==> v33 <==
==> flow/design.v (excerpt) <==
module pixel_sort_asc (
	 input clk, reset, soft_rst,
	 input enable, 
	 input      [15:0] Pixel_in1, Pixel_in2, Pixel_in3, Pixel_in4 , Pixel_in5 , Pixel_in6, Pixel_in7, Pixel_in8,
	 output reg [15:0] Pixel_out1, Pixel_out2, Pixel_out3, Pixel_out4 , Pixel_out5 , Pixel_out6, Pixel_out7, Pixel_out8,    output reg valid_out
);
Settings: LEC_CHECK=0, ABC_AREA=1, CAP_MARGIN=20, CORE_ASPECT_RATIO=0.5, CORE_MARGIN=2, CORE_UTILIZATION=72, CTS_CLUSTER_DIAMETER=294, CTS_CLUSTER_SIZE=99, SETUP_SLACK_MARGIN=-1.09, SLEW_MARGIN=20, TNS_END_PERCENT=10; clock period 18.3 ns.
run.sh (not shown) runs the stock make flow with config.mk's settings and CLKGATE_MAP_FILE=.
==> v2: changes against v33 <==
==> flow/config.mk (replaced) <==
export PLATFORM = sky130hd
export DESIGN_NAME = pixel_sort_asc
export DESIGN_NICKNAME = pixel_sort_asc
export VERILOG_FILES = /design/flow/design.v
export SDC_FILE = /design/flow/constraint.sdc
export NUM_CORES = 4
export LEC_CHECK = 0
export ABC_AREA = 1
export CAP_MARGIN = 20
export CORE_MARGIN = 2
export CORE_UTILIZATION = 65
export CTS_CLUSTER_DIAMETER = 350
export CTS_CLUSTER_SIZE = 93
export PLACE_DENSITY = 0.36
export SETUP_SLACK_MARGIN = -1.88
export SLEW_MARGIN = 20
==> flow/constraint.sdc (replaced) <==
create_clock -name core_clock -period 29.3 [get_ports {clk}]
set_input_delay 5.8600 -clock core_clock [delete_from_list [all_inputs] [get_ports {clk}]]
set_output_delay 5.8600 -clock core_clock [all_outputs]
set_load 0.01 [all_outputs]
==> v18: changes against v33 <==
==> flow/config.mk (replaced) <==
export PLATFORM = sky130hd
export DESIGN_NAME = pixel_sort_asc
export DESIGN_NICKNAME = pixel_sort_asc
export VERILOG_FILES = /design/flow/design.v
export SDC_FILE = /design/flow/constraint.sdc
export NUM_CORES = 4
export LEC_CHECK = 0
export CAP_MARGIN = 20
export CORE_MARGIN = 2
export CORE_UTILIZATION = 57
export SETUP_SLACK_MARGIN = 5.0
export SLEW_MARGIN = 0
export TNS_END_PERCENT = 5
==> flow/constraint.sdc (replaced) <==
create_clock -name core_clock -period 43.0 [get_ports {clk}]
set_input_delay 8.6000 -clock core_clock [delete_from_list [all_inputs] [get_ports {clk}]]
set_output_delay 8.6000 -clock core_clock [all_outputs]
set_load 0.01 [all_outputs]
==> v30: changes against v33 <==
==> flow/config.mk (replaced) <==
export PLATFORM = sky130hd
export DESIGN_NAME = pixel_sort_asc
export DESIGN_NICKNAME = pixel_sort_asc
export VERILOG_FILES = /design/flow/design.v
export SDC_FILE = /design/flow/constraint.sdc
export NUM_CORES = 4
export LEC_CHECK = 0
export CAP_MARGIN = 20
export CORE_ASPECT_RATIO = 0.5
export CORE_MARGIN = 2
export CORE_UTILIZATION = 58
export CTS_CLUSTER_DIAMETER = 54
export CTS_CLUSTER_SIZE = 14
export PLACE_DENSITY_LB_ADDON = 0.3
export SETUP_SLACK_MARGIN = -2.0
export SLEW_MARGIN = 20
==> flow/constraint.sdc (replaced) <==
create_clock -name core_clock -period 38.0 [get_ports {clk}]
set_input_delay 7.6000 -clock core_clock [delete_from_list [all_inputs] [get_ports {clk}]]
set_output_delay 7.6000 -clock core_clock [all_outputs]
set_load 0.01 [all_outputs]
==> qor summary <==
item	v33	v30	v2	v18
Status	stopped before the end	finished with violations	finished with violations	no timing/DRC/antenna violations
Last stage reached	detailed placement	-	-	-
Reasons for failing layout checks	-	negative setup slack	negative setup slack	-
Overall routing resource usage	-	39.7%	39.2%	42.7%
Cells in synth_stat.txt	3936	3571	3936	3571
Final WL	-	94000 microns	74100 microns	109000 microns
Number of detailed-route iterations in the first pass	-	10	11	7
Die Ht	131 microns	148 microns	193 microns	210 microns
Layout clock area frac	-	1.93%	2.17%	1.71%
Clock slew at reported path FFs	-	0.07 ns	0.07 ns	0.08 ns
Global-route layer with the greatest usage	-	met2	met2	met2
Dpl cells	-	4431	4543	4349
Launching instance or port of the critical path	-	Pixel_in2[1]	Pixel_in1[9]	Pixel_in2[8]
End point of the critical path	-	Pixel_out8[8]$_SDFF_PP0_	Pixel_out7[7]$_SDFF_PP0_	Pixel_out7[9]$_SDFF_PP0_
Post-synthesis average cell area	5.87 sq um	6.78 sq um	5.87 sq um	6.78 sq um
Area of the mapped netlist	23100 sq um	24200 sq um	23100 sq um	24200 sq um
Net count of the finished layout	-	4458	4632	4608
Estimated wirelength of the detail-placed design	-	75300 microns	59200 microns	76300 microns
Non-filler instance count after layout	-	4492	4587	4640

* * *

==> fjord: inputs <==
==> flow/design.v <==
module pixel_sort_asc (
	 input clk, reset, soft_rst,
	 input enable, 
	 input      [15:0] Pixel_in1, Pixel_in2, Pixel_in3, Pixel_in4 , Pixel_in5 , Pixel_in6, Pixel_in7, Pixel_in8,
	 output reg [15:0] Pixel_out1, Pixel_out2, Pixel_out3, Pixel_out4 , Pixel_out5 , Pixel_out6, Pixel_out7, Pixel_out8,    output reg valid_out
);
integer i, j;
reg [15:0] array [1:8]; 
reg [15:0] temp;
reg [15:0] in1, in2, in3, in4, in5, in6, in7, in8;
always @(posedge clk)
 begin
 if (reset)
     begin
	  in1 <= 0;
	  in2 <= 0; 
	  in3 <= 0; 
	  in4 <=	0;
	  in5 <=	0; 
	  in6 <=	0; 
	  in7 <=	0; 
	  in8 <=	0; 
	  valid_out <= 0; 
		 Pixel_out1 <= 0;
		 Pixel_out2 <= 0;
		 Pixel_out3 <= 0;
		 Pixel_out4 <= 0;
		 Pixel_out5 <= 0;
		 Pixel_out6 <= 0;
		 Pixel_out7 <= 0;
		 Pixel_out8 <= 0; 
	  end 
	  else if(soft_rst)
		 begin 
	    in1 <=  0;
		 in2 <=  0; 
	    in3 <=  0; 
	    in4 <=	0;
	    in5 <=	0; 
	    in6 <=	0; 
	    in7 <=	0; 
	    in8 <=	0; 
	    valid_out <= 0; 
		 Pixel_out1 <= 0;
		 Pixel_out2 <= 0;
		 Pixel_out3 <= 0;
		 Pixel_out4 <= 0;
		 Pixel_out5 <= 0;
		 Pixel_out6 <= 0;
		 Pixel_out7 <= 0;
		 Pixel_out8 <= 0; 
       end
		 else  if(enable)
		 begin
       valid_out <= 1;
		in1<= Pixel_in1;
		in2<= Pixel_in2; 
		in3<= Pixel_in3; 
		in4<= Pixel_in4;  
		in5<=	Pixel_in5; 
		in6<=	Pixel_in6; 
		in7<=	Pixel_in7; 
		in8<=	Pixel_in8; 
		 Pixel_out1 <= array[8];
		 Pixel_out2 <= array[7];
		 Pixel_out3 <= array[6];
		 Pixel_out4 <= array[5];
		 Pixel_out5 <= array[4];
		 Pixel_out6 <= array[3];
		 Pixel_out7 <= array[2];
		 Pixel_out8 <= array[1];
	  	end
		 else begin
		 valid_out <= 0;
		 in1 <=  0;
		 in2 <=  0; 
	    in3 <=  0; 
	    in4 <=	0;
	    in5 <=	0; 
	    in6 <=	0; 
	    in7 <=	0; 
	    in8 <=	0; 
		 Pixel_out1 <= 0;
		 Pixel_out2 <= 0;
		 Pixel_out3 <= 0;
		 Pixel_out4 <= 0;
		 Pixel_out5 <= 0;
		 Pixel_out6 <= 0;
		 Pixel_out7 <= 0;
		 Pixel_out8 <= 0; 
       end	
 end 
 always @(*)
  begin
 if (reset)
     begin
		 array[1] =  0; 
		 array[2] =	 0;
		 array[3] =  0;
		 array[4] =  0;
		 array[5] =  0;
		 array[6] =  0;
		 array[7] =  0;
		 array[8] =  0;
	  end 
	  else if(soft_rst)
		 begin 
	    array[1] =  0; 
		 array[2] =	 0;
		 array[3] =  0;
		 array[4] =  0;
		 array[5] =  0;
		 array[6] =  0;
		 array[7] =  0;
		 array[8] =  0;
	     end
	else  begin
			 array[1] =  Pixel_in1; 
			 array[2] =	 Pixel_in2;
			 array[3] =  Pixel_in3;
			 array[4] =  Pixel_in4;
			 array[5] =  Pixel_in5;
			 array[6] =  Pixel_in6;
			 array[7] =  Pixel_in7;
			 array[8] =  Pixel_in8;
 for ( i= 8; i>0; i=i-1) begin
		for(j=1; j<i; j=j+1) begin 
		 if (array[j] < array[j + 1])
          begin
            temp = array[j];
            array[j] = array[j + 1];
            array[j + 1] = temp;
				end
		   end
		end
	end
 end 
endmodule 
==> flow/run.sh <==
#!/bin/bash
# the make line also repeats each setting of config.mk as NAME=value (left out here)
make -C /OpenROAD-flow-scripts/flow DESIGN_CONFIG=/design/flow/config.mk WORK_HOME=/design/flow/orfs CLKGATE_MAP_FILE= finish
==> flow/config.mk <==
export PLATFORM = sky130hd
export DESIGN_NAME = pixel_sort_asc
export DESIGN_NICKNAME = pixel_sort_asc
export VERILOG_FILES = /design/flow/design.v
export SDC_FILE = /design/flow/constraint.sdc
export NUM_CORES = 4
export LEC_CHECK = 0
export CAP_MARGIN = 20
export CORE_ASPECT_RATIO = 1.98
export CORE_MARGIN = 2
export CORE_UTILIZATION = 40
export GPL_ROUTABILITY_DRIVEN = 0
export GPL_TIMING_DRIVEN = 0
export SETUP_SLACK_MARGIN = 5.0
export SLEW_MARGIN = 20
export TNS_END_PERCENT = 70
==> flow/constraint.sdc <==
create_clock -name core_clock -period 38.0 [get_ports {clk}]
set_input_delay 7.6000 -clock core_clock [delete_from_list [all_inputs] [get_ports {clk}]]
set_output_delay 7.6000 -clock core_clock [all_outputs]
set_load 0.01 [all_outputs]
==> harbor: changes against fjord <==
Settings changed: CORE_ASPECT_RATIO 1.98 to default, CORE_MARGIN 2 to 9, CORE_UTILIZATION 40 to 58, CTS_CLUSTER_DIAMETER from default to 179, CTS_CLUSTER_SIZE from default to 98, GPL_ROUTABILITY_DRIVEN 0 to default, GPL_TIMING_DRIVEN 0 to default, SETUP_SLACK_MARGIN 5.0 to -1.77, TNS_END_PERCENT 70 to default.
==> willow: changes against fjord <==
Settings changed: CORE_ASPECT_RATIO 1.98 to default, CORE_UTILIZATION 40 to 58, GPL_ROUTABILITY_DRIVEN 0 to default, GPL_TIMING_DRIVEN 0 to default, SETUP_SLACK_MARGIN 5.0 to -2.0, TNS_END_PERCENT 70 to 5.
==> flow/constraint.sdc (replaced) <==
create_clock -name core_clock -period 29.6 [get_ports {clk}]
set_input_delay 5.9200 -clock core_clock [delete_from_list [all_inputs] [get_ports {clk}]]
set_output_delay 5.9200 -clock core_clock [all_outputs]
set_load 0.01 [all_outputs]
==> comparison <==
- Of fjord and harbor, fjord has the higher final area (gap about 27%, measured against harbor).
- Of harbor and fjord, fjord has the higher routed wire length (gap about 21%, measured against fjord).
- harbor produced a layout that fails on setup timing. willow ended with an error in clock tree synthesis (4_1_cts). fjord ran to the end with no violations.
- In fjord the core utilization is lower than in harbor, by 9.3 points.
- Against harbor, the hold slack of fjord is worse by 0.023 ns.
- In harbor the critical path depth is lower than in fjord, by 5.
- Between harbor and fjord, the lower sequential share of layout area is in fjord (gap 1.8 points).
- Area after synthesis is the same in harbor and fjord.
- Clock-buffer cell count: harbor is lower than fjord (10).
- The highest die size belongs to fjord, the lowest to willow.

* * *

==> job 5080 <==
// pixel_sort_asc: RTL as listed in full above, without the edits since
==> flow/config.mk <==
export PLATFORM = sky130hd
export DESIGN_NAME = pixel_sort_asc
export DESIGN_NICKNAME = pixel_sort_asc
export VERILOG_FILES = /design/flow/design.v
export SDC_FILE = /design/flow/constraint.sdc
export NUM_CORES = 4
export LEC_CHECK = 0
export CAP_MARGIN = 20
export CELL_PAD_IN_SITES_GLOBAL_PLACEMENT = 1
export CORE_MARGIN = 2
export CORE_UTILIZATION = 58
export GPL_TIMING_DRIVEN = 1
export SETUP_SLACK_MARGIN = -0.91
export SLEW_MARGIN = 25
export TNS_END_PERCENT = 15
==> flow/constraint.sdc <==
create_clock -name core_clock -period 36.9 [get_ports {clk}]
set_input_delay 7.3800 -clock core_clock [delete_from_list [all_inputs] [get_ports {clk}]]
set_output_delay 7.3800 -clock core_clock [all_outputs]
set_load 0.01 [all_outputs]
==> job 9972 (differences from job 5080) <==
CELL_PAD_IN_SITES_GLOBAL_PLACEMENT = not set   (was 1)
CORE_UTILIZATION = 57   (was 58)
GPL_TIMING_DRIVEN = not set   (was 1)
SETUP_SLACK_MARGIN = -1.04   (was -0.91)
SLEW_MARGIN = 20   (was 25)
TNS_END_PERCENT = not set   (was 15)
==> flow/constraint.sdc (replaced) <==
create_clock -name core_clock -period 34.2 [get_ports {clk}]
set_input_delay 6.8400 -clock core_clock [delete_from_list [all_inputs] [get_ports {clk}]]
set_output_delay 6.8400 -clock core_clock [all_outputs]
set_load 0.01 [all_outputs]
==> results <==
|  | job 9972 | job 5080 |
|---|---|---|
| Cells resized by post-CTS repair | 77 | 24 |
| Count of placed standard cells including taps | 5297 | 4455 |
| Vertical die size | 210 um | 208 um |
| Outcome | stopped before the end | complete, but fails checks |
| Stage where the flow stopped | global routing | - |
| Violated checks | - | negative setup slack |
| Count of flip-flops with a built-in enable after synthesis | 0 | 0 |
| Hold buffers post-CTS | 0 | 0 |
| Width of the chip | 210 um | 208 um |
| CTS sink cnt | 129 | 129 |
| Area after DPL | 35500 sq um | 29000 sq um |
| Worst setup slack before clock tree synthesis | -2760 ps | -1820 ps |
| Root Buffer Master | sky130_fd_sc_hd__clkbuf_16 | sky130_fd_sc_hd__clkbuf_16 |
| AND-OR/OR-AND share of the synthesized area | 31.3% | 31.3% |
| Floorplan core density | 57.7% | 59.0% |
| Post-synthesis cell type count | 100 | 100 |
| Number of placement rows | 75 | 74 |
| Sum of net half-perimeters after detailed placement | 89.6 mm | 75.8 mm |
| Chip area estimate from yosys synthesis | 24200 sq um | 24200 sq um |
| Adders+Majority by Area | 20.2% | 20.2% |
| GPL Wtd Cong | 1.13 | 1.10 |
| Number of buffers inserted by post-CTS setup repair | 25 | 1 |
| Yosys xor share | 0% | 0% |
| Area of the die | 44100 sq um | 43400 sq um |
| Synthesized area | 24200 sq um | 24200 sq um |
| Sequential area share after synthesis | 10.7% | 10.7% |
| Area inside the core boundary | 41900 sq um | 41000 sq um |
| Yosys stat cell total | 3571 | 3571 |

* * *

==> inputs of yarrow <==
Starts from the design.v that is shown in full above.
clock: 16.6 ns
lec_check: 0
abc_area: 1
cap_margin: 20
core_margin: 2
core_utilization: 72
cts_cluster_size: 76
place_density: 0.38
setup_slack_margin: 2.2
slew_margin: 20
==> violet (differences from yarrow) <==
- ABC_AREA: 1 -> not set
- CORE_UTILIZATION: 72 -> 58
- CTS_CLUSTER_SIZE: 76 -> not set
- PLACE_DENSITY: 0.38 -> not set
- SETUP_SLACK_MARGIN: 2.2 -> -1.53
==> flow/constraint.sdc (replaced) <==
create_clock -name core_clock -period 26.6 [get_ports {clk}]
set_input_delay 5.3200 -clock core_clock [delete_from_list [all_inputs] [get_ports {clk}]]
set_output_delay 5.3200 -clock core_clock [all_outputs]
set_load 0.01 [all_outputs]
==> sierra (differences from yarrow) <==
- CORE_UTILIZATION: 72 -> 65
- CTS_CLUSTER_SIZE: 76 -> 93
- PLACE_DENSITY: 0.38 -> not set
- SETUP_SLACK_MARGIN: 2.2 -> -1.88
==> flow/constraint.sdc (replaced) <==
create_clock -name core_clock -period 48.3 [get_ports {clk}]
set_input_delay 9.6600 -clock core_clock [delete_from_list [all_inputs] [get_ports {clk}]]
set_output_delay 9.6600 -clock core_clock [all_outputs]
set_load 0.01 [all_outputs]
==> zinc (differences from yarrow) <==
- ABC_AREA: 1 -> not set
- CORE_UTILIZATION: 72 -> 57
- CTS_CLUSTER_SIZE: 76 -> not set
- PLACE_DENSITY: 0.38 -> not set
- SETUP_SLACK_MARGIN: 2.2 -> -2.0
- TNS_END_PERCENT: not set -> 5
==> flow/constraint.sdc (replaced) <==
create_clock -name core_clock -period 36.0 [get_ports {clk}]
set_input_delay 7.2000 -clock core_clock [delete_from_list [all_inputs] [get_ports {clk}]]
set_output_delay 7.2000 -clock core_clock [all_outputs]
set_load 0.01 [all_outputs]
==> summary of the runs <==
sierra completed without violations. violet died in 5_1_grt. yarrow never finished: it broke off in 3_5_place_dp on DPL-0038. zinc completed and failed the layout checks on negative setup slack. In zinc the wire length is higher than in sierra, by 32%. Setup slack: zinc is worse than sierra (9.0 ns). Of sierra and zinc, zinc has the higher cell count (gap 3.5%, measured against zinc). Of zinc and sierra, zinc has the higher design area (gap 20%, measured against sierra). Against sierra, the sequential share of layout area of zinc is lower by 1.6 points. Against sierra, the via count of zinc is larger by 14%. Core utilization: zinc is higher than sierra (0.76 points). Of yarrow and sierra, sierra has the higher die area (gap 9.5%, measured against sierra).
